==> flow/design.v <==
module pg_0 (
    input logic a,
    input logic b,
    output logic p,
    output logic g
);
assign p = a ^ b;
assign g = a & b;
endmodule
module pg_1plus (
    input logic pi_cur,
    input logic gi_cur,
    input logic pi_prev,
    input logic gi_prev,
    output logic pout,
    output logic gout
);
assign pout = pi_cur & pi_prev;
assign gout = gi_cur | (pi_cur & gi_prev);
endmodule
module ks_add #(
    parameter N = 64
)
(
    input  logic         clk,
    input  logic         rstn_,
    input  logic         en,
    input  logic [N-1:0] a,
    input  logic [N-1:0] b,
    output logic [N-1:0] out
);
    localparam int stages = $clog2(N) + 1;
    function automatic integer log2_arr(input integer x);
        integer k;
        begin
            log2_arr = 0;
            for (k = 1; k < 31; k = k + 1)
                if (x >= (1 << k)) log2_arr = k;
        end
    endfunction
    genvar i;
    generate
        for (i = 0; i < stages; i++) begin : gen_pg
            logic [(N-(2**(i-1)))-1:0] g_reg_array;
            logic [(N-(2**(i-1)))-1:0] p_reg_array;
            logic [(N-(2**(i-1)))-1:0] p_out_array;
            logic [(N-(2**(i-1)))-1:0] g_out_array;
        end
    endgenerate
    genvar j;
    generate
        for (j = 0; j < stages; j++) begin : reg_assign
            always_ff @( posedge clk ) begin
                if ( !rstn_ ) begin
                    gen_pg[j].g_reg_array <= 0;
                    gen_pg[j].p_reg_array <= 0;
                end
                else if ( en ) begin
                    gen_pg[j].g_reg_array <= gen_pg[j].g_out_array;
                    gen_pg[j].p_reg_array <= gen_pg[j].p_out_array;
                end
                else begin
                    gen_pg[j].g_reg_array <= gen_pg[j].g_reg_array;
                    gen_pg[j].p_reg_array <= gen_pg[j].p_reg_array;
                end
            end
        end
    endgenerate
    genvar step;
    generate 
        for (i = 0; i < N; i++) begin
            pg_0 step0(a[i], b[i], gen_pg[0].p_out_array[i], gen_pg[0].g_out_array[i]);
        end
        for (step = 1; step <= stages; step++) begin
            for (i = 0; i < N-2**(step-1); i++) begin 
                if (step == 1) begin
                    pg_1plus stepn(gen_pg[0].p_reg_array[i+1],  
                                 gen_pg[0].g_reg_array[i+1], 
                                 gen_pg[0].p_reg_array[i], 
                                 gen_pg[0].g_reg_array[i], 
                                 gen_pg[step].p_out_array[i], 
                                 gen_pg[step].g_out_array[i]);
                end
                if (step > 1) begin
                    if (i==0) begin
                        pg_1plus stepn(gen_pg[step-1].p_reg_array[i+2**(step-2)],  
                                 gen_pg[step-1].g_reg_array[i+2**(step-2)], 
                                 gen_pg[0].p_reg_array[0], 
                                 gen_pg[0].g_reg_array[0], 
                                 gen_pg[step].p_out_array[0], 
                                 gen_pg[step].g_out_array[0]);
                    end
                    else if (i < 2**(step-2)) begin 
                        pg_1plus stepn(gen_pg[step-1].p_reg_array[i+2**(step-2)],                                         
                                 gen_pg[step-1].g_reg_array[i+2**(step-2)],                                            
                                 gen_pg[log2_arr(i)+1].p_reg_array[i-2**(log2_arr(i))], 
                                 gen_pg[log2_arr(i)+1].g_reg_array[i-2**(log2_arr(i))],
                                 gen_pg[step].p_out_array[i], 
                                 gen_pg[step].g_out_array[i]);
                    end
                    else begin  
                        pg_1plus stepn(gen_pg[step-1].p_reg_array[i+2**(step-2)],  
                                 gen_pg[step-1].g_reg_array[i+2**(step-2)], 
                                 gen_pg[step-1].p_reg_array[i-2**(step-2)], 
                                 gen_pg[step-1].g_reg_array[i-2**(step-2)], 
                                 gen_pg[step].p_out_array[i], 
                                 gen_pg[step].g_out_array[i]);
                    end
                end
            end
        end
    endgenerate
    generate
        for (i = 0; i < N; i++) begin
            if ( i==0 ) begin
                assign out[0] = gen_pg[0].p_reg_array[0];
            end
            else if ( i==1 ) begin
                assign out[1] = gen_pg[0].p_reg_array[1] ^ gen_pg[0].g_reg_array[0];
            end
            else if (i <= N/2) begin  
                assign out[i] = (gen_pg[0].p_reg_array[i]) ^ (gen_pg[log2_arr(i-1)+1].g_reg_array[(i-1)-2**log2_arr(i-1)]); 
            end
            else begin
                assign out[i] = gen_pg[0].p_reg_array[i] ^ gen_pg[stages-1].g_reg_array[(i-1)-(N/2)]; 
            end
        end
    endgenerate
endmodule
==> flow/run.sh <==
#!/bin/bash
# the make line also repeats each setting of config.mk as NAME=value (left out here)
make -C /OpenROAD-flow-scripts/flow DESIGN_CONFIG=/design/flow/config.mk WORK_HOME=/design/flow/orfs CLKGATE_MAP_FILE= finish
==> flow/config.mk <==
export PLATFORM = sky130hd
export DESIGN_NAME = ks_add
export DESIGN_NICKNAME = ks_add
export VERILOG_FILES = /design/flow/design.v
export SDC_FILE = /design/flow/constraint.sdc
export NUM_CORES = 4
export LEC_CHECK = 0
export ABC_AREA = 0
export CAP_MARGIN = 15
export CELL_PAD_IN_SITES_GLOBAL_PLACEMENT = 1
export CORE_ASPECT_RATIO = 1.35
export CORE_MARGIN = 2
export CORE_UTILIZATION = 23
export CTS_CLUSTER_DIAMETER = 181
export HOLD_SLACK_MARGIN = 0.11
export MAX_ROUTING_LAYER = met4
export MIN_ROUTING_LAYER = met1
export PLACE_DENSITY_LB_ADDON = 0.15
export SETUP_SLACK_MARGIN = 0.27
export SLEW_MARGIN = 20
export TNS_END_PERCENT = 90
==> flow/constraint.sdc <==
create_clock -name core_clock -period 1.57 [get_ports {clk}]
set_input_delay 0.3140 -clock core_clock [delete_from_list [all_inputs] [get_ports {clk}]]
set_output_delay 0.3140 -clock core_clock [all_outputs]
set_load 0.01 [all_outputs]
==> results of run 1 <==
==> routing by layer <==
| metal | up-vias | share of wire [%] |
|---|---|---|
| met3 | 94 | 2.7 |
| met4 | 0 | 2.1 |
| met5 | - | 0 |
| li1 | 11200 | - |
| met1 | 10500 | 44 |
| met2 | 300 | 51 |
==> timing repair <==
item | CTS | global route
buffers inserted | 7 | 7
pin swaps | 38 | 26
setup endpoints to repair | 68 | 85
hold endpoints to repair | 9 | 0
gates cloned | 0 | 0
hold buffers | 2 | 0
gates resized | 395 | 19
==> area by class of cell <==
class                           instances  share of cell area (%)
Sequential cell                       695                    39.4
Multi-Input combinational cell       2085                    36.4
Timing Repair Buffer                  439                    11.1
Clock buffer                          116                    6.61
Tap cell                             1585                    5.54
Clock inverter                         28                   0.967
==> per-stage QoR <==
stage / total power [mW] / cell area (um^2)
global route: 44.6 / 35800
floorplan: 21.4 / 28100
detailed placement: 23.8 / 32900
CTS: 43.5 / 35700
global placement: 23.7 / 32900
finish: 42.7 / 35800
==> results.ini, run 1 <==
[floorplanning]
dieArea_um2 = 125000
rows = 149
die_x_um = 305
core_um2 = 122000
fp_util_pct = 23.1
ios = 195
die_y_um = 410

[routing]
drtPass1Iterations = 5
final_antenna_net_count = 0
viasPerCell = 4.48
drt-initial-drc-count = 1120
wl_per_cell_um = 18.8
vias = 22200
drt-total-wl_mm = 92.9
drcViolationCount = 0
diodes = 0

[yosys]
top_area_cell = dfxtp_1
muxShareOfSynthArea_pct = 4.49
fa_ha_area_share_pct = 2.85
syn_avg_cell_area_um2 = 9.37
topCellsByArea = dfxtp_1, a21oi_1, a21boi_1
synthArstFlopShare_pct = 0
top_cells_by_count = dfxtp_1, a21oi_1, o21ai_0
syn_nets = 3194
synthTopLogicFamily = AND-OR/OR-AND gates
synthFlopType = dfxtp_1
simple_gate_area_share_pct = 13.0
ys_seq_share_pct = 49.5
yosys_warnings = 1
ys_cells = 2999
ys_chip_area_um2 = 28100
postSynthRegisterBits = 695
synth-edff-count = 0
xor_area_share_pct = 1.96
top_area_share_pct = 49.5
synth_cell_types = 17
postSynthCellCount = 2999
synth_dominant_cell_count = dfxtp_1
syn_area_um2 = 28100
synth.cellmix.compoundShare_pct = 23.6

[critical_path]
path_buffers = 1
crit_start = gen_pg[5].g_reg_array[9]
reg2reg_slack_ns = 0.32
critical_path_arrival_ns = 1.36
worstSetupPathType = reg2out
setup.worst_path.end = out[26]
cpPeakStageDelay_ns = 0.38
cp_cell_sequence = xor2_1 > buf_2
path_depth = 2
reg2reg_to = gen_pg[6].g_reg_array[11]
critPathLaunchType = flip-flop
endpoint_kind = output port
worstPathRequired_ns = 1.26
worstPathMaxFanout = 2
worstRegToRegCells = 4
slowest_stage = dfxtp_4
crit_family = flip-flops
worstReg2RegStart = gen_pg[4].g_reg_array[3]

[cells_and_area]
utilization_pct = 29.4
area_delta_synth_final_pct = 27.6
seqCellArea_um2 = 14100
fin_cells = 4948
combGateArea_um2 = 13100
fin_nets = 3496
fillers = 12800

[run_status]
violations = negative setup slack
outcome = failed layout checks

[power]
p_clk_mw = 19.5
switching_power_mw = 10.7
combPwrFrac_pct = 9.6
swShare_pct = 25.0
seq_cell_power_mw = 19.1
peakVddDrop_mv = 0.758
p_leak_nw = 13.2
power.group.top = clock
internal-power_mw = 32.0
seqPwrFrac_pct = 44.7
p_comb_mw = 4.08
clockPowerShare_pct = 45.7
power_density_nw_per_um2 = 1190

[cts]
cts.sinks = 695
clkSlewWorstSetupHoldPaths_ns = 0.06
cts-root-buf = clkbuf_16
tritoncts = done
cts_buffer_depth = 3
numCtsBuffers = 80
insertion_delay_ns = 0.66
h-tree-depth = 3

[timing]
max_slew_margin_pct = 71.9
fin_worst_skew_ns = 0.0282
finalClockPeriodUsage_pct = 107
fin_setup_tns_ns = -2.50
whs_ns = 0.184
finalMaxSlewViolations = 0
setup_viol = 57
rsz0062_at_grt = true
fin_ws_ns = -0.104
fmax_ghz = 0.597
hold_violations = 0
tightest_slew_ns = 0.421
period_needed_ns = 1.67

[global_route]
grt_use_total_pct = 15.1
gr-usage-met2_pct = 26.9
grt_pass1_vias = 22400
busiest_layer = met2
grt_pass1_wl_mm = 142
met1_usage_pct = 17.7
grt_antenna_before_repair = 1
overflow = 0
grtUsageMet3_pct = 1.79
grt_max_degree = 97

[flow_run]
warning_count = 28
cap_violations = 0

[placement]
place_inst = 4788
hpwl_mm = 69.1
place.port_buffers = 194
gp_congestion = 0.806
dpl_worst_slack_ns = -0.0685

[hold_path]
worstHoldStart = en
hold_end = gen_pg[1].g_reg_array[32]
hold_path.class = in2reg
whs_path_depth = 3

==> run 2, diff against run 1 <==
- ABC_AREA: 0 -> 1
- CAP_MARGIN: 15 -> 30
- CELL_PAD_IN_SITES_DETAIL_PLACEMENT: unset -> 1
- CORE_ASPECT_RATIO: 1.35 -> 0.54
- CORE_MARGIN: 2 -> 7
- CORE_UTILIZATION: 23 -> 40
- CTS_CLUSTER_DIAMETER: 181 -> 274
- CTS_CLUSTER_SIZE: unset -> 20
- GPL_ROUTABILITY_DRIVEN: unset -> 0
- HOLD_SLACK_MARGIN: 0.11 -> unset
- PLACE_DENSITY: unset -> 0.67
- PLACE_DENSITY_LB_ADDON: 0.15 -> unset
- SETUP_SLACK_MARGIN: 0.27 -> unset
- SLEW_MARGIN: 20 -> 35
- TNS_END_PERCENT: 90 -> unset
- clock period: 1.57 -> 2.0 ns (I/O delays scaled with it)
==> run 2 against run 1 <==
Highest routed layer unchanged. Now clean on timing, DRC and antenna. Power fell by 37%. Final cell count is 2.5% lower. Register-to-register slack gained 0.13 ns. Clock-buffer cell count fell by 75. Largest power group is now registers. Critical path type unchanged. Critical endpoint is now out[33]. Wire length rose by 12%. Core utilization increased by 17 points. Clock skew fell by 0.0097 ns.
==> results.ini, run 2 <==
[timing]
tightest_slew_ns = 0.840  ; was 0.421 ns
fin_worst_skew_ns = 0.0185  ; was 0.0282 ns
finalMaxSlewViolations = 0  ; unchanged
whs_ns = 0.204  ; was 0.184 ns
max_slew_margin_pct = 44.0  ; was 71.9%
rsz0062_at_grt = false  ; was true
fmax_ghz = 0.511
period_needed_ns = 1.96
hold_violations = 0  ; unchanged
finalClockPeriodUsage_pct = 97.8  ; was 107%
setup_viol = 0  ; was 57
fin_ws_ns = 0.0431  ; was -0.104 ns

[placement]
hpwl_mm = 74.9  ; was 69.1 mm
place_area_um2 = 31300  ; was 32900 um^2
place.port_buffers = 194  ; unchanged
dpl_worst_slack_ns = -0.307  ; was -0.0685 ns

[run_status]
outcome = no timing/DRC/antenna violations  ; was failed layout checks

[global_route]
grt_pass1_vias = 26300  ; was 22400
grt_max_degree = 118  ; was 97
overflow = 0  ; unchanged
grt_antenna_before_repair = 5  ; was 1
grt_use_total_pct = 25.9  ; was 15.1%
grt_pass1_wl_mm = 159  ; was 142 mm

[cts]
numCtsBuffers = 40  ; was 80
cts_hold_buf = 0  ; was 2
tritoncts = done  ; unchanged
h-tree-depth = 2  ; was 3
cts.sinks = 695  ; unchanged
cts-root-buf = clkbuf_16  ; unchanged
insertion_delay_ns = 0.58  ; was 0.66 ns
clkSlewWorstSetupHoldPaths_ns = 0.09  ; was 0.06 ns
cts_buffer_depth = 3  ; unchanged

[yosys]
synthArstFlopShare_pct = 0  ; unchanged
synthFlopType = dfxtp_1  ; unchanged
ys_chip_area_um2 = 28600  ; was 28100 um^2
syn_nets = 4002  ; was 3194
synthTopLogicFamily = simple AND/OR/NAND/NOR gates  ; was AND-OR/OR-AND gates
synth-edff-count = 0  ; unchanged
simple_gate_area_share_pct = 23.0  ; was 13.0%
top_cells_by_count = nand2_1, dfxtp_1, a21oi_1  ; was dfxtp_1, a21oi_1, o21ai_0
postSynthRegisterBits = 695  ; unchanged
xor_area_share_pct = 1.90  ; was 1.96%
syn_avg_cell_area_um2 = 7.51  ; was 9.37 um^2
ys_cells = 3807  ; was 2999
syn_area_um2 = 28600  ; was 28100 um^2
postSynthCellCount = 3807  ; was 2999
synth.cellmix.compoundShare_pct = 15.7  ; was 23.6%
ys_seq_share_pct = 48.7  ; was 49.5%
top_area_share_pct = 48.7  ; was 49.5%
top_area_cell = dfxtp_1  ; unchanged
muxShareOfSynthArea_pct = 0  ; was 4.49%
synth_dominant_cell_count = nand2_1  ; was dfxtp_1
yosys_warnings = 1  ; unchanged
synth_cell_types = 19  ; was 17
fa_ha_area_share_pct = 2.80  ; was 2.85%
topCellsByArea = dfxtp_1, nand2_1, a21oi_1  ; was dfxtp_1, a21oi_1, a21boi_1

[routing]
final_antenna_net_count = 0  ; unchanged
viasPerCell = 5.47  ; was 4.48
drt-initial-drc-count = 2435  ; was 1120
wl_per_cell_um = 21.6  ; was 18.8 um
drtPass1Iterations = 5  ; unchanged
drcViolationCount = 0  ; unchanged
vias = 26400  ; was 22200
drt-total-wl_mm = 104  ; was 92.9 mm
diodes = 0  ; unchanged

[power]
seq_cell_power_mw = 15.2  ; was 19.1 mW
peakVddDrop_mv = 0.498  ; was 0.758 mV
p_leak_nw = 12.6  ; was 13.2 nW
p_clk_mw = 8.42  ; was 19.5 mW
seqPwrFrac_pct = 56.8  ; was 44.7%
combPwrFrac_pct = 11.7  ; was 9.6%
p_comb_mw = 3.11  ; was 4.08 mW
clockPowerShare_pct = 31.6  ; was 45.7%
switching_power_mw = 7.33  ; was 10.7 mW
power.group.top = registers  ; was clock
swShare_pct = 27.5  ; was 25.0%
internal-power_mw = 19.4  ; was 32.0 mW
power_density_nw_per_um2 = 823  ; was 1190 nW/um^2

[cells_and_area]
combGateArea_um2 = 12400  ; was 13100 um^2
area_delta_synth_final_pct = 13.5  ; was 27.6%
seqCellArea_um2 = 14100  ; about the same
fin_nets = 4070  ; was 3496
fillers = 8622  ; was 12800
final_area_um2 = 32400  ; was 35800 um^2

[critical_path]
path_buffers = 2  ; was 1
worstSetupPathType = reg2out  ; unchanged
worstPathMaxFanout = 2  ; unchanged
cp_cell_sequence = buf_4 > xor2_2 > clkdlybuf4s15_2  ; was xor2_1 > buf_2
endpoint_kind = output port  ; unchanged
path_depth = 3  ; was 2
worstPathRequired_ns = 1.60  ; was 1.26 ns
slowest_stage = dfxtp_1  ; was dfxtp_4
reg2reg_to = gen_pg[6].g_reg_array[1]  ; was gen_pg[6].g_reg_array[11]
reg2reg_slack_ns = 0.45  ; was 0.32 ns
worstReg2RegStart = gen_pg[6].g_reg_array[1]  ; was gen_pg[4].g_reg_array[3]
setup.worst_path.end = out[33]  ; was out[26]
crit_family = buffers and inverters  ; was flip-flops
critPathLaunchType = flip-flop  ; unchanged
cpPeakStageDelay_ns = 0.32  ; was 0.38 ns
crit_start = gen_pg[6].g_reg_array[0]  ; was gen_pg[5].g_reg_array[9]
worstRegToRegCells = 2  ; was 4
critical_path_arrival_ns = 1.56  ; was 1.36 ns

[hold_path]
hold_end = gen_pg[0].p_reg_array[56]  ; was gen_pg[1].g_reg_array[32]
hold_path.class = in2reg  ; unchanged
whs_path_depth = 3  ; unchanged
worstHoldStart = rstn_  ; was en

[floorplanning]
rows = 71  ; was 149
dieArea_um2 = 79500  ; was 125000 um^2
die_x_um = 378  ; was 305 um
core_um2 = 70100  ; was 122000 um^2
die_y_um = 210  ; was 410 um
ios = 195  ; unchanged
fp_util_pct = 40.8  ; was 23.1%

[flow_run]
warning_count = 28  ; unchanged
cap_violations = 0  ; unchanged

## run 2: final cells by class
| type | count | share of cell area (%) |
|---|---|---|
| Tap cell | 949 | 3.66 |
| Sequential cell | 695 | 43.3 |
| Multi-Input combinational cell | 2649 | 38.3 |
| Clock inverter | 1 | 0.0231 |
| Inverter | 216 | 2.57 |
| Timing Repair Buffer | 273 | 8.89 |
| Clock buffer | 41 | 3.16 |
## run 2: what timing repair did
item	CTS	global route
endpoints found under the hold margin	0	0
buffers inserted	2	0
endpoints found under the setup margin	63	5
gates resized	163	5
## run 2: metal layers
layer / GRT usage, % / part of all wire, %
met5: - / 0
met4: 3.59 / 1.2
met3: 4.21 / 6.9
met2: 35.7 / 40
met1: 40.3 / 52
## run 2: stage by stage
step                setup TNS, ns  instances  power, mW  utilization [%]
finish                          0       4824       26.7             46.3
global route                    0       4824       27.8             46.3
CTS                             0       4824       26.9             46.2
detailed placement         -0.700       4780       18.7             44.6
global placement            -1.16       4780       18.6             44.6
floorplan                       0       3807       17.0                -
==> run 3, diff against run 2 <==
- ABC_AREA: 1 -> unset
- CAP_MARGIN: 30 -> 5
- CELL_PAD_IN_SITES_DETAIL_PLACEMENT: 1 -> unset
- CELL_PAD_IN_SITES_GLOBAL_PLACEMENT: 1 -> unset
- CORE_ASPECT_RATIO: 0.54 -> unset
- CORE_MARGIN: 7 -> 2
- CORE_UTILIZATION: 40 -> 72
- CTS_CLUSTER_DIAMETER: 274 -> unset
- CTS_CLUSTER_SIZE: 20 -> 39
- GPL_ROUTABILITY_DRIVEN: 0 -> unset
- HOLD_SLACK_MARGIN: unset -> 0.27
- MAX_ROUTING_LAYER: met4 -> unset
- MIN_ROUTING_LAYER: met1 -> unset
- PLACE_DENSITY: 0.67 -> unset
- SLEW_MARGIN: 35 -> 20
- clock period: 2.0 -> 1.56 ns (I/O delays scaled with it)
==> run 3 against run 2 <==
Now fails the layout checks on negative setup slack. Global-route usage grew 20 points. Synthesized area shrank 1.7%. Power grew 52%. Wire length shrank 1.6%. Combinational power grew 47%. Final cell count shrank 21%. Non-clock buffer count grew 131. Via count shrank 0.47%. Sequential power grew 27%. Clock-buffer cell count grew 64. Cell area grew 4.6%. Critical path type unchanged. Clock skew grew 0.0093 ns.
==> results.ini, run 3 <==
[power]
totalPowerFinal_mw = 40.4  ; was 26.7 mW
combPwrFrac_pct = 11.3  ; was 11.7%
p_comb_mw = 4.57  ; was 3.11 mW
internal-power_mw = 30.0  ; was 19.4 mW
clockPowerShare_pct = 40.9  ; was 31.6%
seq_cell_power_mw = 19.3  ; was 15.2 mW
power.group.top = registers  ; unchanged
seqPwrFrac_pct = 47.8  ; was 56.8%
swShare_pct = 25.8  ; was 27.5%
switching_power_mw = 10.4  ; was 7.33 mW
power_density_nw_per_um2 = 1190  ; was 823 nW/um^2
peakVddDrop_mv = 1.13  ; was 0.498 mV
p_leak_nw = 12.8  ; was 12.6 nW
p_clk_mw = 16.5  ; was 8.42 mW

[cells_and_area]
final_area_um2 = 33900  ; was 32400 um^2
fillers = 1841  ; was 8622
area_delta_synth_final_pct = 20.8  ; was 13.5%
fin_nets = 3451  ; was 4070

[critical_path]
path_depth = 2  ; was 3
path_buffers = 1  ; was 2
worstSetupPathType = reg2out  ; unchanged
critical_path_arrival_ns = 1.45  ; was 1.56 ns
critPathLaunchType = flip-flop  ; unchanged
crit_family = flip-flops  ; was buffers and inverters
slowest_stage = dfxtp_4  ; was dfxtp_1
setup.worst_path.end = out[26]  ; was out[33]
worstPathRequired_ns = 1.25  ; was 1.60 ns
worstPathMaxFanout = 2  ; unchanged
cpPeakStageDelay_ns = 0.44  ; was 0.32 ns
worstReg2RegStart = gen_pg[0].g_reg_array[0]  ; was gen_pg[6].g_reg_array[1]
reg2reg_to = gen_pg[6].g_reg_array[0]  ; was gen_pg[6].g_reg_array[1]
cp_cell_sequence = xor2_2 > buf_2  ; was buf_4 > xor2_2 > clkdlybuf4s15_2
worstRegToRegCells = 3  ; was 2
crit_start = gen_pg[5].g_reg_array[9]  ; was gen_pg[6].g_reg_array[0]
endpoint_kind = output port  ; unchanged
reg2reg_slack_ns = 0.08  ; was 0.45 ns

[floorplanning]
ios = 195  ; unchanged
rows = 72  ; was 71
dieArea_um2 = 40600  ; was 79500 um^2
core_um2 = 38600  ; was 70100 um^2
die_x_um = 202  ; was 378 um
die_y_um = 202  ; was 210 um
fp_util_pct = 72.8  ; was 40.8%

[global_route]
grt_pass1_vias = 24800  ; was 26300
grt_antenna_before_repair = 4  ; was 5
overflow = 0  ; unchanged
grt_max_degree = 111  ; was 118
grt_pass1_wl_mm = 146  ; was 159 mm
grt_use_total_pct = 46.3  ; was 25.9%

[yosys]
top_area_share_pct = 49.5  ; was 48.7%
simple_gate_area_share_pct = 13.0  ; was 23.0%
synth_cell_types = 17  ; was 19
postSynthCellCount = 2999  ; was 3807
syn_avg_cell_area_um2 = 9.37  ; was 7.51 um^2
fa_ha_area_share_pct = 2.85  ; was 2.80%
syn_nets = 3194  ; was 4002
xor_area_share_pct = 1.96  ; was 1.90%
ys_cells = 2999  ; was 3807
synthFlopType = dfxtp_1  ; unchanged
top_area_cell = dfxtp_1  ; unchanged
ys_seq_share_pct = 49.5  ; was 48.7%
synth.cellmix.compoundShare_pct = 23.6  ; was 15.7%
topCellsByArea = dfxtp_1, a21oi_1, a21boi_1  ; was dfxtp_1, nand2_1, a21oi_1
top_cells_by_count = dfxtp_1, a21oi_1, o21ai_0  ; was nand2_1, dfxtp_1, a21oi_1
postSynthRegisterBits = 695  ; unchanged
synthTopLogicFamily = AND-OR/OR-AND gates  ; was simple AND/OR/NAND/NOR gates
syn_area_um2 = 28100  ; was 28600 um^2
synth_dominant_cell_count = dfxtp_1  ; was nand2_1
synthArstFlopShare_pct = 0  ; unchanged
ys_chip_area_um2 = 28100  ; was 28600 um^2
synth-edff-count = 0  ; unchanged
muxShareOfSynthArea_pct = 4.49  ; was 0%
yosys_warnings = 1  ; unchanged

[placement]
place_area_um2 = 31200  ; was 31300 um^2
hpwl_mm = 59.9  ; was 74.9 mm
place.port_buffers = 194  ; unchanged
gp_congestion = 0.956
dpl_worst_slack_ns = -0.199  ; was -0.307 ns

[timing]
fin_ws_ns = -0.204  ; was 0.0431 ns
period_needed_ns = 1.76
fin_worst_skew_ns = 0.0278  ; was 0.0185 ns
finalClockPeriodUsage_pct = 113  ; was 97.8%
tightest_slew_ns = 0.665  ; was 0.840 ns
fmax_ghz = 0.567
hold_violations = 0  ; unchanged
max_slew_margin_pct = 55.2  ; was 44.0%
rsz0062_at_grt = true  ; was false
setup_viol = 49  ; was 0
finalMaxSlewViolations = 0  ; unchanged

[cts]
cts.sinks = 695  ; unchanged
clkSlewWorstSetupHoldPaths_ns = 0.06  ; was 0.09 ns
numCtsBuffers = 70  ; was 40
insertion_delay_ns = 0.60  ; was 0.58 ns
tritoncts = done  ; unchanged
cts-root-buf = clkbuf_16  ; unchanged
h-tree-depth = 3  ; was 2
cts_buffer_depth = 3  ; unchanged

[flow_run]
cap_violations = 0  ; unchanged
warning_count = 35  ; was 28

[hold_path]
hold_end = gen_pg[0].p_reg_array[63]  ; was gen_pg[0].p_reg_array[56]
hold_path.class = in2reg  ; unchanged
whs_path_depth = 3  ; unchanged
worstHoldStart = a[63]  ; was rstn_

[routing]
wl_per_cell_um = 26.8  ; was 21.6 um
drt-initial-drc-count = 4363  ; was 2435
drt-total-wl_mm = 102  ; was 104 mm
viasPerCell = 6.87  ; was 5.47
vias = 26200  ; was 26400
drtPass1Iterations = 7  ; was 5
final_antenna_net_count = 0  ; unchanged
drcViolationCount = 0  ; unchanged

[run_status]
violations = negative setup slack
outcome = failed layout checks  ; was no timing/DRC/antenna violations

run 3: cell type report:
type | count | area, um^2 | area share [%]
repair buffers | 404 | 3740 | 11.0
well taps | 518 | 648 | 1.91
clock inverters | 8 | 93.8 | 0.277
flip-flops and latches | 695 | 14200 | 41.7
clock buffers | 105 | 2080 | 6.12
multi-input cells | 2085 | 13200 | 38.9
diodes | 3 | 7.51 | 0.0221
run 3: metal layers:
metal | share of wire (%) | track usage, % | up-vias
met2 | 44 | 72.8 | 2174
met5 | 0.038 | 0 | -
met1 | 35 | 58.6 | 12300
met3 | 14 | 12.7 | 662
li1 | - | - | 11100
met4 | 7.6 | 24.0 | 6
run 3: what timing repair did:
item / CTS / global route
hold endpoints to repair: 93 / 0
gates resized: 394 / 60
buffers inserted: 16 / 11
cloned: 0 / 1
hold buffers: 2 / 0
endpoints found under the setup margin: 64 / 86
pin swaps: 38 / 34
run 3: metrics by stage:
| step | setup TNS, ns | cells | utilization [%] | hold WS, ns |
|---|---|---|---|---|
| floorplan | 0 | 2999 | - | 0.445 |
| global placement | -0.611 | 3672 | 81.0 | 0.452 |
| detailed placement | -0.665 | 3672 | 81.0 | 0.465 |
| CTS | -1.99 | 3803 | 87.0 | 0.389 |
| global route | -3.66 | 3816 | 88.0 | 0.426 |
| finish | -2.76 | 3818 | 88.0 | 0.394 |
==> run 4, diff against run 3 <==
- ABC_AREA: unset -> 0
- CAP_MARGIN: 5 -> 15
- CELL_PAD_IN_SITES_GLOBAL_PLACEMENT: unset -> 1
- CORE_ASPECT_RATIO: unset -> 1.35
- CORE_UTILIZATION: 72 -> 23
- CTS_CLUSTER_SIZE: 39 -> unset
- HOLD_SLACK_MARGIN: 0.27 -> 0.11
- MIN_ROUTING_LAYER: unset -> met2
- PLACE_DENSITY_LB_ADDON: unset -> 0.15
- SETUP_SLACK_MARGIN: unset -> 0.27
- TNS_END_PERCENT: unset -> 90
- clock period: 1.56 -> 1.57 ns (I/O delays scaled with it)
==> run 4 against run 3 <==
The layout still fails its checks (negative setup slack). Non-clock buffer count is 39 higher. Global-route usage is 23 points lower. Power is 5.8% higher. Synthesized area stayed put. Clock-buffer cell count is 9 higher. Worst setup slack worse by 0.0014 ns. Combinational power is 7.4% lower. First-iteration DRC count is 24% lower. Cell area is 5.9% higher. Final cell count is 30% higher. Highest routed layer unchanged.
==> results.ini, run 4 <==
[cts]
h-tree-depth = 3  ; unchanged
cts-root-buf = clkbuf_16  ; unchanged
cts.sinks = 695  ; unchanged
tritoncts = done  ; unchanged
cts_buffer_depth = 3  ; unchanged
numCtsBuffers = 79  ; was 70
insertion_delay_ns = 0.69  ; was 0.60 ns
clkSlewWorstSetupHoldPaths_ns = 0.06  ; about the same

[critical_path]
worstSetupPathType = reg2out  ; unchanged
cp_cell_sequence = xor2_1 > buf_2  ; was xor2_2 > buf_2
crit_family = flip-flops  ; unchanged
cpPeakStageDelay_ns = 0.47  ; was 0.44 ns
endpoint_kind = output port  ; unchanged
worstReg2RegStart = gen_pg[5].g_reg_array[3]  ; was gen_pg[0].g_reg_array[0]
worstRegToRegCells = 4  ; was 3
critPathLaunchType = flip-flop  ; unchanged
critical_path_arrival_ns = 1.46  ; was 1.45 ns
path_depth = 2  ; unchanged
slowest_stage = dfxtp_4  ; unchanged
setup.worst_path.end = out[31]  ; was out[26]
worstPathRequired_ns = 1.26  ; was 1.25 ns
reg2reg_to = gen_pg[6].g_reg_array[19]  ; was gen_pg[6].g_reg_array[0]
reg2reg_slack_ns = 0.32  ; was 0.08 ns
crit_start = gen_pg[5].g_reg_array[14]  ; was gen_pg[5].g_reg_array[9]
worstPathMaxFanout = 2  ; unchanged
path_buffers = 1  ; unchanged

[yosys]
topCellsByArea = dfxtp_1, a21oi_1, a21boi_1  ; unchanged
synthTopLogicFamily = AND-OR/OR-AND gates  ; unchanged
postSynthCellCount = 2999  ; unchanged
yosys_warnings = 1  ; unchanged
syn_area_um2 = 28100  ; unchanged
ys_cells = 2999  ; unchanged
synthArstFlopShare_pct = 0  ; unchanged
synthFlopType = dfxtp_1  ; unchanged
syn_nets = 3194  ; unchanged
postSynthRegisterBits = 695  ; unchanged
syn_avg_cell_area_um2 = 9.37  ; unchanged
top_area_cell = dfxtp_1  ; unchanged
synth.cellmix.compoundShare_pct = 23.6  ; unchanged
simple_gate_area_share_pct = 13.0  ; unchanged
synth_dominant_cell_count = dfxtp_1  ; unchanged
ys_seq_share_pct = 49.5  ; unchanged
ys_chip_area_um2 = 28100  ; unchanged
synth_cell_types = 17  ; unchanged
synth-edff-count = 0  ; unchanged
fa_ha_area_share_pct = 2.85  ; unchanged
top_area_share_pct = 49.5  ; unchanged
xor_area_share_pct = 1.96  ; unchanged
muxShareOfSynthArea_pct = 4.49  ; unchanged
top_cells_by_count = dfxtp_1, a21oi_1, o21ai_0  ; unchanged

[floorplanning]
ios = 195  ; unchanged
core_um2 = 122000  ; was 38600 um^2
die_x_um = 305  ; was 202 um
dieArea_um2 = 125000  ; was 40600 um^2
rows = 149  ; was 72
fp_util_pct = 23.1  ; was 72.8%
die_y_um = 410  ; was 202 um

[timing]
tightest_slew_ns = 0.581  ; was 0.665 ns
period_needed_ns = 1.78
fin_worst_skew_ns = 0.0296  ; was 0.0278 ns
fmax_ghz = 0.563
hold_violations = 0  ; unchanged
fin_ws_ns = -0.206  ; was -0.204 ns
setup_viol = 63  ; was 49
finalMaxSlewViolations = 0  ; unchanged
rsz0062_at_grt = true  ; unchanged
max_slew_margin_pct = 61.2  ; was 55.2%
finalClockPeriodUsage_pct = 113  ; about the same

[power]
seq_cell_power_mw = 19.2  ; was 19.3 mW
clockPowerShare_pct = 45.3  ; was 40.9%
power_density_nw_per_um2 = 1190  ; about the same
combPwrFrac_pct = 9.9  ; was 11.3%
p_leak_nw = 13.2  ; was 12.8 nW
swShare_pct = 26.7  ; was 25.8%
power.group.top = clock  ; was registers
peakVddDrop_mv = 0.711  ; was 1.13 mV
p_comb_mw = 4.23  ; was 4.57 mW
internal-power_mw = 31.4  ; was 30.0 mW
switching_power_mw = 11.4  ; was 10.4 mW
seqPwrFrac_pct = 44.8  ; was 47.8%
p_clk_mw = 19.4  ; was 16.5 mW

[run_status]
outcome = failed layout checks  ; unchanged
violations = negative setup slack  ; unchanged

[hold_path]
hold_end = gen_pg[5].g_reg_array[8]  ; was gen_pg[0].p_reg_array[63]
worstHoldStart = en  ; was a[63]
whs_path_depth = 3  ; unchanged
hold_path.class = in2reg  ; unchanged

[placement]
gp_congestion = 0.792  ; was 0.956
place.port_buffers = 194  ; unchanged
dpl_worst_slack_ns = -0.159  ; was -0.199 ns
hpwl_mm = 69.5  ; was 59.9 mm

[cells_and_area]
utilization_pct = 29.5  ; was 88.0%
area_delta_synth_final_pct = 27.9  ; was 20.8%
fillers = 12800  ; was 1841
fin_nets = 3499  ; was 3451

[global_route]
overflow = 0  ; unchanged
grt_use_total_pct = 23.6  ; was 46.3%
grt_antenna_before_repair = 0  ; was 4
grt_pass1_vias = 35000  ; was 24800
grt_pass1_wl_mm = 148  ; was 146 mm
grt_max_degree = 93  ; was 111

[routing]
wl_per_cell_um = 20.4  ; was 26.8 um
drtPass1Iterations = 8  ; was 7
final_antenna_net_count = 0  ; unchanged
drt-total-wl_mm = 101  ; was 102 mm
drcViolationCount = 0  ; unchanged
drt-initial-drc-count = 3308  ; was 4363
vias = 31500  ; was 26200
viasPerCell = 6.35  ; was 6.87

[flow_run]
warning_count = 28  ; was 35
cap_violations = 0  ; unchanged

==> run 4: final cells by class <==
cell class	instances	area, um^2	share of cell area [%]
flip-flops and latches	695	14100	39.3
multi-input cells	2085	13000	36.3
repair buffers	443	4150	11.6
clock buffers	114	2310	6.43
well taps	1585	1980	5.52
clock inverters	26	305	0.850
diodes	8	20.0	0.0557
==> run 4: repair_timing <==
item,in CTS,in global routing
gates cloned,0,6
pin swaps,28,28
gates resized,392,31
hold endpoints to repair,6,0
setup endpoints to repair,68,208
setup buffers,5,14
hold buffers,1,0
==> run 4: routing by layer <==
| metal | routed length (um) | vias up | global-route usage, % |
|---|---|---|---|
| met5 | 694 | - | 4.88 |
| met4 | 5170 | 21 | 5.56 |
| met3 | 40000 | 417 | 29.5 |
| met2 | 55100 | 8786 | 29.3 |
| met1 | 0 | 11100 | - |
| li1 | - | 11100 | - |
==> run 4: metrics by stage <==
| stage | hold slack [ns] | cells | total power, mW | TNS [ns] | area [um^2] |
|---|---|---|---|---|---|
| 5_1_grt | 0.169 | 4948 | 44.5 | -9.04 | 35900 |
| 6_report | 0.166 | 4956 | 42.8 | -4.71 | 35900 |
| 2_1_floorplan | 0.445 | 2999 | 21.4 | 0 | 28100 |
| 4_1_cts | 0.115 | 4928 | 43.0 | -8.48 | 35500 |
| 3_5_place_dp | 0.460 | 4782 | 23.8 | -0.395 | 32900 |
| 3_3_place_gp | 0.452 | 4782 | 23.7 | -0.383 | 32900 |
==> run 5, diff against run 4 <==
- ABC_AREA: 0 -> unset
- CAP_MARGIN: 15 -> 5
- CELL_PAD_IN_SITES_GLOBAL_PLACEMENT: 1 -> unset
- CORE_ASPECT_RATIO: 1.35 -> unset
- CORE_UTILIZATION: 23 -> 71
- CTS_CLUSTER_SIZE: unset -> 31
- HOLD_SLACK_MARGIN: 0.11 -> unset
- MIN_ROUTING_LAYER: met2 -> unset
- PLACE_DENSITY_LB_ADDON: 0.15 -> unset
- SETUP_SLACK_MARGIN: 0.27 -> 0.32
- TNS_END_PERCENT: 90 -> unset
- clock period: 1.57 -> 1.07 ns (I/O delays scaled with it)
==> run 5 against run 4 <==
The run now fails in global routing (5_1_grt). Synthesized area unchanged. Synthesized cell count unchanged. Die size shrank 67%.
==> results.ini, run 5 <==
[yosys]
topCellsByArea = dfxtp_1, a21oi_1, a21boi_1  ; unchanged
syn_area_um2 = 28100  ; unchanged
muxShareOfSynthArea_pct = 4.49  ; unchanged
syn_avg_cell_area_um2 = 9.37  ; unchanged
simple_gate_area_share_pct = 13.0  ; unchanged
top_area_share_pct = 49.5  ; unchanged
yosys_warnings = 1  ; unchanged
synth_cell_types = 17  ; unchanged
postSynthCellCount = 2999  ; unchanged
synthFlopType = dfxtp_1  ; unchanged
synthArstFlopShare_pct = 0  ; unchanged
ys_seq_share_pct = 49.5  ; unchanged
top_area_cell = dfxtp_1  ; unchanged
synth.cellmix.compoundShare_pct = 23.6  ; unchanged
ys_chip_area_um2 = 28100  ; unchanged
postSynthRegisterBits = 695  ; unchanged
fa_ha_area_share_pct = 2.85  ; unchanged
synth-edff-count = 0  ; unchanged
xor_area_share_pct = 1.96  ; unchanged
ys_cells = 2999  ; unchanged
synthTopLogicFamily = AND-OR/OR-AND gates  ; unchanged
top_cells_by_count = dfxtp_1, a21oi_1, o21ai_0  ; unchanged
synth_dominant_cell_count = dfxtp_1  ; unchanged
syn_nets = 3194  ; unchanged

[cts]
cts_buffer_depth = 3  ; unchanged
numCtsBuffers = 68  ; was 79
cts.sinks = 695  ; unchanged
h-tree-depth = 3  ; unchanged
cts_hold_buf = 0  ; was 1
cts-root-buf = clkbuf_16  ; unchanged

[floorplanning]
ios = 195  ; unchanged
die_x_um = 203  ; was 305 um
dieArea_um2 = 41200  ; was 125000 um^2
rows = 72  ; was 149
fp_util_pct = 72.3  ; was 23.1%
die_y_um = 203  ; was 410 um
core_um2 = 38800  ; was 122000 um^2

[run_status]
outcome = aborted with a tool error  ; was failed layout checks
haltStage = global routing (5_1_grt)

[placement]
gp_congestion = 0.957  ; was 0.792
place.port_buffers = 194  ; unchanged
hpwl_mm = 60.6  ; was 69.5 mm

-- run 5: repair_timing --
action | CTS
cloned | 0
setup endpoints to repair | 438
resized | 686
pin swaps | 113
setup buffers | 16
-- run 5: through the flow --
step                cells  TNS, ns  worst slack [ns]  instance area (um^2)  power [mW]
global placement     3767   -75.30            -0.500                 32000        34.5
floorplan            2999        0            0.0217                 28100        31.4
CTS                  3895   -27.00            -0.511                 35400        58.5
detailed placement   3767   -94.91            -0.531                 32000        34.7
==> run 6, diff against run 5 <==
- ABC_AREA: unset -> 1
- CAP_MARGIN: 5 -> 20
- CORE_UTILIZATION: 71 -> 40
- CTS_CLUSTER_DIAMETER: unset -> 387
- CTS_CLUSTER_SIZE: 31 -> 19
- PLACE_DENSITY_LB_ADDON: unset -> 0.2
- SETUP_SLACK_MARGIN: 0.32 -> unset
- clock period: 1.07 -> 2.0 ns (I/O delays scaled with it)
==> run 6 against run 5 <==
Synthesized area grew 1.8%. Die size up 79%. Now fails the layout checks on negative setup slack. Synthesized cell count up 27%.
==> results.ini, run 6 <==
[yosys]
postSynthCellCount = 3807  ; was 2999
topCellsByArea = dfxtp_1, nand2_1, a21oi_1  ; was dfxtp_1, a21oi_1, a21boi_1
ys_seq_share_pct = 48.7  ; was 49.5%
postSynthRegisterBits = 695  ; unchanged
top_area_cell = dfxtp_1  ; unchanged
fa_ha_area_share_pct = 2.80  ; was 2.85%
synth-edff-count = 0  ; unchanged
synthArstFlopShare_pct = 0  ; unchanged
top_area_share_pct = 48.7  ; was 49.5%
ys_chip_area_um2 = 28600  ; was 28100 um^2
ys_cells = 3807  ; was 2999
yosys_warnings = 1  ; unchanged
synthFlopType = dfxtp_1  ; unchanged
syn_avg_cell_area_um2 = 7.51  ; was 9.37 um^2
synth_cell_types = 19  ; was 17
syn_nets = 4002  ; was 3194
simple_gate_area_share_pct = 23.0  ; was 13.0%
synthTopLogicFamily = simple AND/OR/NAND/NOR gates  ; was AND-OR/OR-AND gates
top_cells_by_count = nand2_1, dfxtp_1, a21oi_1  ; was dfxtp_1, a21oi_1, o21ai_0
muxShareOfSynthArea_pct = 0  ; was 4.49%
synth_dominant_cell_count = nand2_1  ; was dfxtp_1
syn_area_um2 = 28600  ; was 28100 um^2
synth.cellmix.compoundShare_pct = 15.7  ; was 23.6%
xor_area_share_pct = 1.90  ; was 1.96%

[cts]
cts-root-buf = clkbuf_16  ; unchanged
h-tree-depth = 2  ; was 3
numCtsBuffers = 42  ; was 68
cts_hold_buf = 0  ; unchanged
clkSlewWorstSetupHoldPaths_ns = 0.08
cts.sinks = 695  ; unchanged
cts_buffer_depth = 3  ; unchanged
tritoncts = done
insertion_delay_ns = 0.60

[critical_path]
worstRegToRegCells = 2
worstSetupPathType = in2reg
critical_path_arrival_ns = 2.47
worstPathRequired_ns = 2.40
worstPathMaxFanout = 53
endpoint_kind = flip-flop
reg2reg_slack_ns = 0.30
path_buffers = 2
cp_cell_sequence = clkbuf_8 > buf_4 > o21ai_0 > a21oi_1
setup.worst_path.end = gen_pg[6].g_reg_array[1]
cpPeakStageDelay_ns = 0.76
reg2reg_to = gen_pg[6].g_reg_array[1]
crit_start = rstn_
critPathLaunchType = primary input
crit_family = AND-OR/OR-AND gates
path_depth = 4
worstReg2RegStart = gen_pg[6].g_reg_array[1]
slowest_stage = a21oi_1

[timing]
finalMaxSlewViolations = 0
fin_worst_skew_ns = 0.0295
hold_violations = 0
fmax_ghz = 0.481
setup_viol = 1
fin_ws_ns = -0.0770
finalClockPeriodUsage_pct = 104
fin_setup_tns_ns = -0.0770
whs_ns = 0.209
rsz0062_at_grt = false
period_needed_ns = 2.08
max_slew_margin_pct = 36.2
tightest_slew_ns = 0.948

[routing]
viasPerCell = 5.21
drt-total-wl_mm = 92.2
drt-initial-drc-count = 2648
vias = 25400
final_antenna_net_count = 0
drcViolationCount = 0
wl_per_cell_um = 18.9
drtPass1Iterations = 5

[cells_and_area]
fin_nets = 4121
area_delta_synth_final_pct = 15.4
fin_cells = 4878

[floorplanning]
dieArea_um2 = 73600  ; was 41200 um^2
die_x_um = 271  ; was 203 um
ios = 195  ; unchanged
core_um2 = 71100  ; was 38800 um^2
fp_util_pct = 40.2  ; was 72.3%
rows = 98  ; was 72
die_y_um = 271  ; was 203 um

[global_route]
grt_use_total_pct = 24.5
grt_max_degree = 106
grt_pass1_wl_mm = 141
grt_pass1_vias = 23200
overflow = 0
grt_antenna_before_repair = 3

[power]
power_density_nw_per_um2 = 817
combPwrFrac_pct = 11.9
internal-power_mw = 19.6
seqPwrFrac_pct = 56.2
seq_cell_power_mw = 15.1
peakVddDrop_mv = 0.522
power.group.top = registers
p_comb_mw = 3.22
totalPowerFinal_mw = 26.9
swShare_pct = 27.1
clockPowerShare_pct = 31.8
p_clk_mw = 8.57
p_leak_nw = 12.9
switching_power_mw = 7.30

[hold_path]
whs_path_depth = 3
worstHoldStart = en
hold_end = gen_pg[3].p_reg_array[24]
hold_path.class = in2reg

[placement]
place.port_buffers = 194  ; unchanged
place_inst = 4830  ; was 3767
gp_congestion = 0.867  ; was 0.957
dpl_worst_slack_ns = -0.489  ; was -0.531 ns
hpwl_mm = 67.2  ; was 60.6 mm

[flow_run]
cap_violations = 0
warning_count = 29

[run_status]
violations = negative setup slack
outcome = failed layout checks  ; was aborted with a tool error

==> run 6: layout make-up <==
class                           instances  area [um^2]
Antenna cell                            1         2.50
Clock buffer                           43         1080
Clock inverter                          2         17.5
Fill cell                            7337        38100
Inverter                              216          835
Multi-Input combinational cell       2649        12500
Sequential cell                       695        14100
Tap cell                              950         1190
Timing Repair Buffer                  322         3320
==> run 6: through the flow <==
stage,instance area (um^2),utilization [%]
after floorplan,28600,-
after global placement,31700,44.6
after detailed placement,31700,44.6
after CTS,33000,46.4
after global routing,33000,46.4
final,33000,46.4
==> run 6: what timing repair did <==
item                                    in CTS  in global routing
setup buffers                                2                  0
endpoints found under the setup margin      63                  0
resized                                    170                  0
==> run 6: routing by layer <==
metal,track usage [%],part of all wire (%)
met1,38.5,49
met5,0,0
met2,35.3,42
met3,3.07,6.7
met4,5.12,1.9
==> run 7, diff against run 6 <==
- ABC_AREA: 1 -> unset
- CAP_MARGIN: 20 -> 5
- CORE_UTILIZATION: 40 -> 70
- CTS_CLUSTER_DIAMETER: 387 -> unset
- CTS_CLUSTER_SIZE: 19 -> 39
- HOLD_SLACK_MARGIN: unset -> -0.09
- PLACE_DENSITY_LB_ADDON: 0.2 -> unset
- SETUP_SLACK_MARGIN: unset -> 0.32
- clock period: 2.0 -> 1.08 ns (I/O delays scaled with it)
==> run 7 against run 6 <==
The layout fails its checks (negative hold slack, negative setup slack). Register-to-register slack lost 0.67 ns. Global-route usage up 20 points. Non-clock buffer count rose by 193. Highest routed layer is now met5. Worst setup slack worse by 0.58 ns. Critical endpoint is now out[27]. Combinational power is 140% higher. Via count is 9.5% higher. Critical path depth down 2. Largest cell class is now combinational gates.
==> results.ini, run 7 <==
[cells_and_area]
fin_nets = 3561  ; was 4121
area_delta_synth_final_pct = 31.4  ; was 15.4%
final_area_um2 = 36900  ; was 33000 um^2
fillers = 1294  ; was 7337

[yosys]
synth-edff-count = 0  ; unchanged
postSynthCellCount = 2999  ; was 3807
synthTopLogicFamily = AND-OR/OR-AND gates  ; was simple AND/OR/NAND/NOR gates
ys_seq_share_pct = 49.5  ; was 48.7%
simple_gate_area_share_pct = 13.0  ; was 23.0%
topCellsByArea = dfxtp_1, a21oi_1, a21boi_1  ; was dfxtp_1, nand2_1, a21oi_1
top_cells_by_count = dfxtp_1, a21oi_1, o21ai_0  ; was nand2_1, dfxtp_1, a21oi_1
postSynthRegisterBits = 695  ; unchanged
synth.cellmix.compoundShare_pct = 23.6  ; was 15.7%
synth_cell_types = 17  ; was 19
ys_cells = 2999  ; was 3807
top_area_share_pct = 49.5  ; was 48.7%
ys_chip_area_um2 = 28100  ; was 28600 um^2
syn_area_um2 = 28100  ; was 28600 um^2
synthArstFlopShare_pct = 0  ; unchanged
muxShareOfSynthArea_pct = 4.49  ; was 0%
fa_ha_area_share_pct = 2.85  ; was 2.80%
xor_area_share_pct = 1.96  ; was 1.90%
yosys_warnings = 1  ; unchanged
syn_nets = 3194  ; was 4002
syn_avg_cell_area_um2 = 9.37  ; was 7.51 um^2
synthFlopType = dfxtp_1  ; unchanged
synth_dominant_cell_count = dfxtp_1  ; was nand2_1
top_area_cell = dfxtp_1  ; unchanged

[power]
seqPwrFrac_pct = 46.1  ; was 56.2%
internal-power_mw = 44.6  ; was 19.6 mW
power_density_nw_per_um2 = 1650  ; was 817 nW/um^2
power.group.top = registers  ; unchanged
switching_power_mw = 16.4  ; was 7.30 mW
swShare_pct = 26.9  ; was 27.1%
clockPowerShare_pct = 41.0  ; was 31.8%
peakVddDrop_mv = 1.47  ; was 0.522 mV
p_clk_mw = 25.0  ; was 8.57 mW
combPwrFrac_pct = 12.9  ; was 11.9%
p_leak_nw = 13.7  ; was 12.9 nW
p_comb_mw = 7.87  ; was 3.22 mW
seq_cell_power_mw = 28.1  ; was 15.1 mW

[global_route]
grt_pass1_wl_mm = 143  ; was 141 mm
grt_max_degree = 57  ; was 106
grt_antenna_before_repair = 4  ; was 3
grt_pass1_vias = 24900  ; was 23200
grt_use_total_pct = 44.2  ; was 24.5%
overflow = 0  ; unchanged

[flow_run]
warning_count = 33  ; was 29
cap_violations = 0  ; unchanged

[timing]
tightest_slew_ns = 0.837  ; was 0.948 ns
rsz0062_at_grt = true  ; was false
setup_viol = 94  ; was 1
fin_worst_skew_ns = 0.0222  ; was 0.0295 ns
max_slew_margin_pct = 44.2  ; was 36.2%
finalMaxSlewViolations = 0  ; unchanged
fin_ws_ns = -0.654  ; was -0.0770 ns
whs_ns = -0.0607  ; was 0.209 ns
fin_setup_tns_ns = -30.54  ; was -0.0770 ns
fmax_ghz = 0.577
hold_violations = 4  ; was 0
finalClockPeriodUsage_pct = 161  ; was 104%
period_needed_ns = 1.73

[critical_path]
reg2reg_to = gen_pg[4].g_reg_array[14]  ; was gen_pg[6].g_reg_array[1]
cpPeakStageDelay_ns = 0.50  ; was 0.76 ns
critPathLaunchType = flip-flop  ; was primary input
critical_path_arrival_ns = 1.52  ; was 2.47 ns
crit_start = gen_pg[5].g_reg_array[10]  ; was rstn_
slowest_stage = dfxtp_4  ; was a21oi_1
setup.worst_path.end = out[27]  ; was gen_pg[6].g_reg_array[1]
endpoint_kind = output port  ; was flip-flop
path_depth = 2  ; was 4
worstPathMaxFanout = 2  ; was 53
worstSetupPathType = reg2out  ; was in2reg
worstReg2RegStart = gen_pg[3].g_reg_array[10]  ; was gen_pg[6].g_reg_array[1]
crit_family = flip-flops  ; was AND-OR/OR-AND gates
reg2reg_slack_ns = -0.37  ; was 0.30 ns
worstPathRequired_ns = 0.86  ; was 2.40 ns
path_buffers = 1  ; was 2
worstRegToRegCells = 2  ; unchanged
cp_cell_sequence = xor2_2 > buf_2  ; was clkbuf_8 > buf_4 > o21ai_0 > a21oi_1

[floorplanning]
dieArea_um2 = 41700  ; was 73600 um^2
core_um2 = 39600  ; was 71100 um^2
ios = 195  ; unchanged
die_y_um = 204  ; was 271 um
die_x_um = 204  ; was 271 um
fp_util_pct = 70.9  ; was 40.2%
rows = 73  ; was 98

[placement]
place_area_um2 = 31900  ; was 31700 um^2
place.port_buffers = 194  ; unchanged
gp_congestion = 0.907  ; was 0.867
hpwl_mm = 59.7  ; was 67.2 mm

[cts]
numCtsBuffers = 69  ; was 42
tritoncts = done  ; unchanged
cts_buffer_depth = 3  ; unchanged
h-tree-depth = 3  ; was 2
insertion_delay_ns = 0.61  ; was 0.60 ns
clkSlewWorstSetupHoldPaths_ns = 0.07  ; was 0.08 ns
cts.sinks = 695  ; unchanged
cts_hold_buf = 0  ; unchanged
cts-root-buf = clkbuf_16  ; unchanged

[routing]
drtPass1Iterations = 7  ; was 5
drt-initial-drc-count = 4587  ; was 2648
viasPerCell = 7.06  ; was 5.21
drcViolationCount = 0  ; unchanged
final_antenna_net_count = 0  ; unchanged
vias = 27800  ; was 25400
drt-total-wl_mm = 116  ; was 92.2 mm
wl_per_cell_um = 29.5  ; was 18.9 um

[run_status]
violations = negative hold slack, negative setup slack  ; was negative setup slack
outcome = failed layout checks  ; unchanged

[hold_path]
hold_end = gen_pg[1].p_reg_array[17]  ; was gen_pg[3].p_reg_array[24]
hold_path.class = in2reg  ; unchanged
whs_path_depth = 2  ; was 3
worstHoldStart = rstn_  ; was en

==> run 7: final cells by class <==
| class | instances | area, um^2 | share of cell area [%] |
|---|---|---|---|
| diodes | 2 | 5.00 | 0.0136 |
| well taps | 525 | 657 | 1.78 |
| clock inverters | 14 | 175 | 0.475 |
| multi-input cells | 2085 | 14700 | 39.7 |
| flip-flops and latches | 695 | 14300 | 38.7 |
| clock buffers | 109 | 2100 | 5.70 |
| repair buffers | 515 | 5020 | 13.6 |
==> run 7: through the flow <==
step	hold WS (ns)	worst slack [ns]	total power [mW]	cells	utilization (%)
2_1_floorplan	0.405	0.0297	31.1	2999	-
3_3_place_gp	0.452	-0.576	34.2	3776	80.6
3_5_place_dp	0.460	-0.571	34.4	3776	80.6
4_1_cts	-0.0700	-0.534	58.6	3912	89.1
5_1_grt	-0.0651	-0.629	61.8	3943	93.1
6_report	-0.0607	-0.654	61.0	3945	93.1
==> run 7: repair_timing <==
item                                    CTS  global route
endpoints found under the setup margin  371           582
gates resized                           658           364
pin swaps                               132           156
setup buffers                            13            31
==> run 7: layer usage <==
layer | vias to the layer above | GRT usage, % | routed length [um]
met5 | - | 0 | 75
met4 | 6 | 20.2 | 10100
met3 | 885 | 11.1 | 16600
met2 | 2579 | 70.5 | 50800
met1 | 13000 | 56.5 | 38800
li1 | 11300 | - | -
==> run 8, diff against run 7 <==
- CAP_MARGIN: 5 -> 20
- CELL_PAD_IN_SITES_DETAIL_PLACEMENT: unset -> 0
- CORE_UTILIZATION: 70 -> 33
- CTS_CLUSTER_SIZE: 39 -> unset
- HOLD_SLACK_MARGIN: -0.09 -> unset
- MIN_ROUTING_LAYER: unset -> met2
- PLACE_DENSITY_LB_ADDON: unset -> 0.2
- SETUP_SLACK_MARGIN: 0.32 -> 0.24
- SLEW_MARGIN: 20 -> 0
- clock period: 1.08 -> 1.51 ns (I/O delays scaled with it)
==> run 8 against run 7 <==
Fails layout checks on negative setup slack. Clock power down 23%. Power down 29%. Non-clock buffer count down 81. Final cell count up 14%. Critical path depth up 1.
==> results.ini, run 8 <==
[power]
p_comb_mw = 4.40  ; was 7.87 mW
internal-power_mw = 32.0  ; was 44.6 mW
combPwrFrac_pct = 10.1  ; was 12.9%
p_clk_mw = 19.3  ; was 25.0 mW
p_leak_nw = 13.1  ; was 13.7 nW
seqPwrFrac_pct = 45.6  ; was 46.1%
clockPowerShare_pct = 44.3  ; was 41.0%
seq_cell_power_mw = 19.9  ; was 28.1 mW
power.group.top = registers  ; unchanged
peakVddDrop_mv = 0.873  ; was 1.47 mV
swShare_pct = 26.5  ; was 26.9%
switching_power_mw = 11.5  ; was 16.4 mW
power_density_nw_per_um2 = 1240  ; was 1650 nW/um^2

[global_route]
grtUsageMet3_pct = 39.4  ; was 11.1%
met1_usage_pct = 0  ; was 56.5%
grt_use_total_pct = 29.0  ; was 44.2%
grt_antenna_before_repair = 0  ; was 4
grt_max_degree = 65  ; was 57
gr-usage-met2_pct = 33.6  ; was 70.5%
grt_pass1_vias = 33500  ; was 24900
busiest_layer = met3  ; was met2
grt_pass1_wl_mm = 129  ; was 143 mm
overflow = 0  ; unchanged

[yosys]
fa_ha_area_share_pct = 2.85  ; unchanged
simple_gate_area_share_pct = 13.0  ; unchanged
ys_chip_area_um2 = 28100  ; unchanged
synth_cell_types = 17  ; unchanged
syn_avg_cell_area_um2 = 9.37  ; unchanged
top_cells_by_count = dfxtp_1, a21oi_1, o21ai_0  ; unchanged
yosys_warnings = 1  ; unchanged
xor_area_share_pct = 1.96  ; unchanged
synth.cellmix.compoundShare_pct = 23.6  ; unchanged
syn_area_um2 = 28100  ; unchanged
top_area_share_pct = 49.5  ; unchanged
ys_cells = 2999  ; unchanged
ys_seq_share_pct = 49.5  ; unchanged
postSynthCellCount = 2999  ; unchanged
synthTopLogicFamily = AND-OR/OR-AND gates  ; unchanged
muxShareOfSynthArea_pct = 4.49  ; unchanged
synthFlopType = dfxtp_1  ; unchanged
synth_dominant_cell_count = dfxtp_1  ; unchanged
synthArstFlopShare_pct = 0  ; unchanged
synth-edff-count = 0  ; unchanged
top_area_cell = dfxtp_1  ; unchanged
postSynthRegisterBits = 695  ; unchanged
syn_nets = 3194  ; unchanged
topCellsByArea = dfxtp_1, a21oi_1, a21boi_1  ; unchanged

[floorplanning]
rows = 106  ; was 73
dieArea_um2 = 87500  ; was 41700 um^2
die_x_um = 296  ; was 204 um
die_y_um = 296  ; was 204 um
core_um2 = 84000  ; was 39600 um^2
ios = 195  ; unchanged
fp_util_pct = 33.5  ; was 70.9%

[flow_run]
cap_violations = 0  ; unchanged
warning_count = 29  ; was 33

[cts]
clkSlewWorstSetupHoldPaths_ns = 0.06  ; was 0.07 ns
insertion_delay_ns = 0.66  ; was 0.61 ns
numCtsBuffers = 79  ; was 69
cts-root-buf = clkbuf_16  ; unchanged
tritoncts = done  ; unchanged
cts.sinks = 695  ; unchanged
cts_buffer_depth = 3  ; unchanged
h-tree-depth = 3  ; unchanged

[hold_path]
hold_path.class = in2reg  ; unchanged
worstHoldStart = rstn_  ; unchanged
hold_end = gen_pg[1].p_reg_array[19]  ; was gen_pg[1].p_reg_array[17]
whs_path_depth = 3  ; was 2

[timing]
period_needed_ns = 1.74
fmax_ghz = 0.576
tightest_slew_ns = 0.611  ; was 0.837 ns
fin_ws_ns = -0.227  ; was -0.654 ns
finalClockPeriodUsage_pct = 115  ; was 161%
max_slew_margin_pct = 59.3  ; was 44.2%
fin_worst_skew_ns = 0.0490  ; was 0.0222 ns
rsz0062_at_grt = true  ; unchanged
setup_viol = 63  ; was 94
hold_violations = 0  ; was 4
finalMaxSlewViolations = 0  ; unchanged
whs_ns = 0.107  ; was -0.0607 ns

[critical_path]
worstPathMaxFanout = 2  ; unchanged
crit_family = flip-flops  ; unchanged
worstPathRequired_ns = 1.21  ; was 0.86 ns
worstReg2RegStart = gen_pg[5].g_reg_array[2]  ; was gen_pg[3].g_reg_array[10]
path_buffers = 2  ; was 1
endpoint_kind = output port  ; unchanged
reg2reg_to = gen_pg[6].g_reg_array[18]  ; was gen_pg[4].g_reg_array[14]
critical_path_arrival_ns = 1.43  ; was 1.52 ns
setup.worst_path.end = out[57]  ; was out[27]
cp_cell_sequence = xor2_2 > buf_4 > buf_6  ; was xor2_2 > buf_2
reg2reg_slack_ns = 0.24  ; was -0.37 ns
crit_start = gen_pg[6].g_reg_array[24]  ; was gen_pg[5].g_reg_array[10]
cpPeakStageDelay_ns = 0.34  ; was 0.50 ns
worstSetupPathType = reg2out  ; unchanged
worstRegToRegCells = 3  ; was 2
critPathLaunchType = flip-flop  ; unchanged
path_depth = 3  ; was 2
slowest_stage = dfxtp_2  ; was dfxtp_4

[run_status]
outcome = failed layout checks  ; unchanged
violations = negative setup slack  ; was negative hold slack, negative setup slack

[placement]
dpl_worst_slack_ns = -0.129  ; was -0.571 ns
gp_congestion = 0.871  ; was 0.907
place_area_um2 = 32500  ; was 31900 um^2
hpwl_mm = 60.8  ; was 59.7 mm
place.port_buffers = 194  ; unchanged

[routing]
final_antenna_net_count = 0  ; unchanged
viasPerCell = 6.94  ; was 7.06
drcViolationCount = 0  ; unchanged
wl_per_cell_um = 19.0  ; was 29.5 um
drtPass1Iterations = 6  ; was 7
drt-initial-drc-count = 3802  ; was 4587
drt-total-wl_mm = 85.6  ; was 116 mm
vias = 31200  ; was 27800

[cells_and_area]
utilization_pct = 42.0  ; was 93.1%
fillers = 8325  ; was 1294
final_area_um2 = 35200  ; was 36900 um^2
fin_nets = 3490  ; was 3561
area_delta_synth_final_pct = 25.5  ; was 31.4%

## run 8: per-layer routing
layer  vias up  wire [um]
li1      11100          -
met1     11100          0
met2      8444      43100
met3       507      36000
met4        36       5160
met5         -       1340
## run 8: layout make-up
type | instances | area [um^2] | share of cell area [%]
antenna | 7 | 17.5 | 0.0497
clock inverter | 24 | 263 | 0.746
timing repair buffer | 434 | 4020 | 11.4
tap | 1134 | 1420 | 4.03
clock buffer | 118 | 2280 | 6.48
multi-input combinational | 2085 | 13100 | 37.3
sequential | 695 | 14100 | 40.0
## run 8: timing repair
item,in CTS,in global routing
resized,393,36
hold endpoints to repair,0,0
setup endpoints to repair,64,68
setup buffers,1,5
hold buffers,0,0
pin swaps,40,25
## run 8: stage by stage
stage	cells	power, mW	TNS, ns
CTS	4485	43.4	-7.86
floorplan	2999	22.2	0
detailed placement	4342	24.6	-0.583
global placement	4342	24.6	-0.712
finish	4497	43.5	-6.09
global route	4490	45.0	-9.14
==> run 9, diff against run 8 <==
- ABC_AREA: unset -> 1
- CAP_MARGIN: 20 -> 30
- CELL_PAD_IN_SITES_DETAIL_PLACEMENT: 0 -> 1
- CELL_PAD_IN_SITES_GLOBAL_PLACEMENT: unset -> 2
- CORE_UTILIZATION: 33 -> 40
- CTS_CLUSTER_DIAMETER: unset -> 274
- CTS_CLUSTER_SIZE: unset -> 20
- MAX_ROUTING_LAYER: unset -> met4
- PLACE_DENSITY: unset -> 0.67
- PLACE_DENSITY_LB_ADDON: 0.2 -> unset
- SETUP_SLACK_MARGIN: 0.24 -> unset
- SLEW_MARGIN: 0 -> 35
- clock period: 1.51 -> 2.0 ns (I/O delays scaled with it)
==> run 9 against run 8 <==
The run now finishes clean. Clock-buffer cell count fell by 77. Sequential cell count did not move. Wire length rose by 22%. Global-route usage rose by 15 points. Register-to-register slack improved by 0.61 ns. Clock skew fell by 0.019 ns. Critical path depth fell by 1. Sequential power fell by 24%. Critical path type unchanged.
==> results.ini, run 9 <==
[timing]
fin_worst_skew_ns = 0.0299  ; was 0.0490 ns
finalMaxSlewViolations = 0  ; unchanged
hold_violations = 0  ; unchanged
fin_ws_ns = 0.0755  ; was -0.227 ns
setup_viol = 0  ; was 63
tightest_slew_ns = 0.624  ; was 0.611 ns
period_needed_ns = 1.92
fmax_ghz = 0.520
finalClockPeriodUsage_pct = 96.2  ; was 115%

[power]
p_comb_mw = 3.12  ; was 4.40 mW
seqPwrFrac_pct = 56.0  ; was 45.6%
clockPowerShare_pct = 32.5  ; was 44.3%
switching_power_mw = 7.73  ; was 11.5 mW
seq_cell_power_mw = 15.2  ; was 19.9 mW
power_density_nw_per_um2 = 829  ; was 1240 nW/um^2
internal-power_mw = 19.4  ; was 32.0 mW
p_clk_mw = 8.82  ; was 19.3 mW

[yosys]
top_area_cell = dfxtp_1  ; unchanged
simple_gate_area_share_pct = 23.0  ; was 13.0%
ys_seq_share_pct = 48.7  ; was 49.5%
synthArstFlopShare_pct = 0  ; unchanged
ys_cells = 3807  ; was 2999
topCellsByArea = dfxtp_1, nand2_1, a21oi_1  ; was dfxtp_1, a21oi_1, a21boi_1
postSynthRegisterBits = 695  ; unchanged
synth_dominant_cell_count = nand2_1  ; was dfxtp_1
synthTopLogicFamily = simple AND/OR/NAND/NOR gates  ; was AND-OR/OR-AND gates
fa_ha_area_share_pct = 2.80  ; was 2.85%
top_cells_by_count = nand2_1, dfxtp_1, a21oi_1  ; was dfxtp_1, a21oi_1, o21ai_0
synth_cell_types = 19  ; was 17
yosys_warnings = 1  ; unchanged
syn_nets = 4002  ; was 3194
syn_avg_cell_area_um2 = 7.51  ; was 9.37 um^2

[floorplanning]
die_y_um = 271  ; was 296 um
core_um2 = 71100  ; was 84000 um^2
ios = 195  ; unchanged
die_x_um = 271  ; was 296 um

[critical_path]
worstReg2RegStart = gen_pg[5].g_reg_array[7]  ; was gen_pg[5].g_reg_array[2]
cp_cell_sequence = xor2_1 > dlygate4sd2_1  ; was xor2_2 > buf_4 > buf_6
crit_family = flip-flops  ; unchanged
endpoint_kind = output port  ; unchanged
path_depth = 2  ; was 3
reg2reg_slack_ns = 0.85  ; was 0.24 ns
slowest_stage = dfxtp_2  ; unchanged
worstPathMaxFanout = 5  ; was 2
worstSetupPathType = reg2out  ; unchanged
reg2reg_to = gen_pg[6].g_reg_array[23]  ; was gen_pg[6].g_reg_array[18]
worstRegToRegCells = 2  ; was 3
setup.worst_path.end = out[45]  ; was out[57]
worstPathRequired_ns = 1.60  ; was 1.21 ns
critPathLaunchType = flip-flop  ; unchanged
path_buffers = 1  ; was 2
crit_start = gen_pg[0].p_reg_array[45]  ; was gen_pg[6].g_reg_array[24]

[cts]
cts.sinks = 695  ; unchanged
h-tree-depth = 2  ; was 3
cts-root-buf = clkbuf_16  ; unchanged
tritoncts = done  ; unchanged
numCtsBuffers = 40  ; was 79

[hold_path]
whs_path_depth = 3  ; unchanged
hold_path.class = in2reg  ; unchanged

[global_route]
grt_max_degree = 98  ; was 65
grt_use_total_pct = 43.6  ; was 29.0%
grt_pass1_vias = 39900  ; was 33500

[routing]
viasPerCell = 7.39  ; was 6.94
final_antenna_net_count = 0  ; unchanged
drcViolationCount = 0  ; unchanged
drt-total-wl_mm = 104  ; was 85.6 mm

[run_status]
outcome = no timing/DRC/antenna violations  ; was failed layout checks

[flow_run]
cap_violations = 0  ; unchanged

[placement]
hpwl_mm = 73.2  ; was 60.8 mm
place.port_buffers = 194  ; unchanged

[cells_and_area]
utilization_pct = 46.0  ; was 42.0%

[run 9: final cells by class]
| type | count | area [um^2] |
|---|---|---|
| Antenna cell | 2 | 5.00 |
| Sequential cell | 695 | 14100 |
| Clock inverter | 1 | 7.51 |
| Tap cell | 950 | 1190 |
| Fill cell | 8796 | 38400 |
| Timing Repair Buffer | 306 | 3150 |
| Clock buffer | 41 | 1030 |
| Multi-Input combinational cell | 2649 | 12400 |
| Inverter | 216 | 835 |
[run 9: per-layer routing]
metal | track usage, % | wire, um
met5 | - | 0
met4 | 5.35 | 6920
met3 | 55.1 | 42500
met2 | 52.7 | 54900
met1 | - | 0
[run 9: what timing repair did]
item,CTS,global route
setup buffers,1,0
setup endpoints to repair,63,2
resized,190,2
[run 9: stage by stage]
stage,cell area (um^2),hold slack (ns),std cells
floorplan,28600,0.429,3807
global placement,31600,0.446,4815
detailed placement,31600,0.455,4815
CTS,32700,0.233,4858
global route,32700,0.259,4858
finish,32700,0.251,4860
Power is estimated from default activity; no workload was simulated.
